==> v25: inputs <==
==> flow/design.v <==
module fpmultiplier (output logic [31:0] product, output logic ready,
		input logic [31:0] a, input logic clock, nreset);
enum {activation, start, loada, loadb, check, special, regularcalculation,carries, final_output}state;
logic [31:0] multi_a, multi_b;
logic [47:0] manti_48bit;
logic [22:0] manti_23bit; 
logic [9:0] expon; 
logic sign;
logic infinite_a,NaN_a,zero_a,infinite_b,NaN_b,zero_b; 
assign  infinite_a = (multi_a[30:23]==8'b11111111)&&(multi_a[22:0]==0);
assign  NaN_a = (multi_a[30:23]==8'b11111111)&&(multi_a[22:0]!=0);
assign  zero_a = (multi_a[30:23]==0);
assign  infinite_b = (multi_b[30:23]==8'b11111111)&&(multi_b[22:0]==0);
assign  NaN_b = (multi_b[30:23]==8'b11111111)&&(multi_b[22:0]!=0);
assign  zero_b = (multi_b[30:23]==0); 
always_ff @(posedge clock, negedge nreset)
if (~nreset)
  begin 
  product <=0;
  multi_a <= 0;
  multi_b <= 0;
  state <= start;
  ready <= 0;
  end
else
begin 
  case (state)
    activation:
           begin
           ready <=1;
           end
    start: 
           begin
           ready <= 0;
           state <= loada;
           end
    loada: 
           begin 
           multi_a <= a;
           state <= loadb;
           end
    loadb: 
           begin
           multi_b <= a;
           state <= check;        
           end
    check:
           begin
           sign <= multi_a[31]^multi_b[31];
           if(NaN_a||infinite_a||zero_a||NaN_b||infinite_b||zero_b)
           state <= special;
           else
           state <= regularcalculation;
           end
    special:
           begin
            state <= final_output;
            if (NaN_a||NaN_b) 
              begin
              expon <= 10'b0011111111;
              manti_23bit <= 1;
              end
            else if (infinite_a||infinite_b) 
              begin
              if (zero_a|zero_b)  
                begin
                expon <= 10'b0011111111;
                manti_23bit <= 1;  
                end
              else 
                begin
                expon <= 10'b0011111111;
                manti_23bit <= 0;
                end
              end
            else 
              begin 
              expon <= 10'b0000000000;
              manti_23bit <= 0;
              end
           end
    regularcalculation:
           begin
           state <= carries;
           sign <= multi_a[31]^multi_b[31];
           manti_48bit <= {1'b1, {multi_a[22:0]}}*{1'b1, {multi_b[22:0]}};
           expon <= {2'b00,multi_a[30:23]}+{2'b00,multi_b[30:23]}-10'd127; 
           end 
    carries:
           begin 
           state <= final_output;
           if (manti_48bit[47]==1)  
             begin
             expon <= expon + 1'b1; 
             manti_48bit <= manti_48bit>>1|{{25{1'b0}},1'b1,{22{1'b0}}}; 
             end
           else
             begin  
             manti_48bit <= manti_48bit|{{25{1'b0}},1'b1,{22{1'b0}}}; 
             end
           end
    final_output:
           begin 
           ready <= 1;
           state <= start;        
           if (NaN_a||infinite_a||zero_a||NaN_b||infinite_b||zero_b)
             product <= {sign,expon[7:0],manti_23bit};
           else if ($signed(expon) >= 255)
             product <= {sign,8'b11111111,23'd0};
           else if ($signed(expon) <= 0)
             product <= {sign,31'd0};
           else 
             product <= {sign,expon[7:0],manti_48bit[45:23]};
           end 
  endcase
end
endmodule
==> flow/run.sh <==
#!/bin/bash
# the make line also repeats each setting of config.mk as NAME=value (left out here)
make -C /OpenROAD-flow-scripts/flow DESIGN_CONFIG=/design/flow/config.mk WORK_HOME=/design/flow/orfs CLKGATE_MAP_FILE= finish
==> flow/config.mk <==
export PLATFORM = sky130hd
export DESIGN_NAME = fpmultiplier
export DESIGN_NICKNAME = fpmultiplier
export VERILOG_FILES = /design/flow/design.v
export SDC_FILE = /design/flow/constraint.sdc
export NUM_CORES = 4
export LEC_CHECK = 0
export CAP_MARGIN = 20
export CELL_PAD_IN_SITES_GLOBAL_PLACEMENT = 0
export CORE_ASPECT_RATIO = 0.5
export CORE_MARGIN = 4
export CORE_UTILIZATION = 62
export CTS_CLUSTER_DIAMETER = 223
export CTS_CLUSTER_SIZE = 99
export MAX_ROUTING_LAYER = met4
export PLACE_DENSITY = 0.61
export SLEW_MARGIN = 20
==> flow/constraint.sdc <==
create_clock -name core_clock -period 8.18 [get_ports {clock}]
set_input_delay 1.6360 -clock core_clock [delete_from_list [all_inputs] [get_ports {clock}]]
set_output_delay 1.6360 -clock core_clock [all_outputs]
set_load 0.01 [all_outputs]
==> v27: changes against v25 <==
Settings changed: CELL_PAD_IN_SITES_GLOBAL_PLACEMENT 0 to not set, CORE_ASPECT_RATIO 0.5 to not set, CORE_MARGIN 4 to 2, CORE_UTILIZATION 62 to 72, CTS_CLUSTER_DIAMETER 223 to not set, CTS_CLUSTER_SIZE 99 to 97, MAX_ROUTING_LAYER met4 to not set, PLACE_DENSITY 0.61 to 0.38, TNS_END_PERCENT set to 40.
==> flow/constraint.sdc (replaced) <==
create_clock -name core_clock -period 6.56 [get_ports {clock}]
set_input_delay 1.3120 -clock core_clock [delete_from_list [all_inputs] [get_ports {clock}]]
set_output_delay 1.3120 -clock core_clock [all_outputs]
set_load 0.01 [all_outputs]
==> results <==
| item | v27 | v25 |
|---|---|---|
| Placeable core area | 0.0335 mm^2 | 0.0389 mm^2 |
| Placed Instances | 3,214 | 3,128 |
| Final cell area excluding filler cells | 0.0293 mm^2 | 0.0265 mm^2 |
| Worst skew pair latency | 0.43 ns | 0.44 ns |
| Met1 capacity usage during global routing | 52.4% | 44.9% |
| Setup slack at placement | -0.441 ns | 0.445 ns |
| R2R depth | 25 | 22 |
| Outcome | complete, but fails checks | timing/DRC/antenna clean |
| Layout check failures | setup timing | - |
| Switching power share of the total | 24.2% | 23.4% |
| Die footprint | 0.0355 mm^2 | 0.0430 mm^2 |
| Reg-to-Reg Start | multi_a[10]$_DFFE_PN0P_ | multi_b[0]$_DFFE_PN0P_ |
| Combinational share of power | 2.3% | 1.9% |
| Met3 routing resource usage after global routing | 7.26% | 7.49% |
| CTS-repair resized insts | 103 | 0 |
| Number of inserted filler cells in the final layout | 1,697 | 3,189 |
| Num tapcells | 448 | 530 |
| Master of the slowest instance on the critical path | sky130_fd_sc_hd__fa_1 | sky130_fd_sc_hd__dfrtp_1 |
| WL per Instance | 23.2 um | 20.6 um |
| Bufs w/o clock | 365 | 133 |
| Antenna violations before repair | 2 | 0 |
| Clock buffer and inverter area fraction after layout | 1.95% | 2.30% |
| Warning total across the stage logs | 33 | 30 |
| Setup repair after global routing missed its margin | yes | no |
Power is estimated from default activity; no workload was simulated.
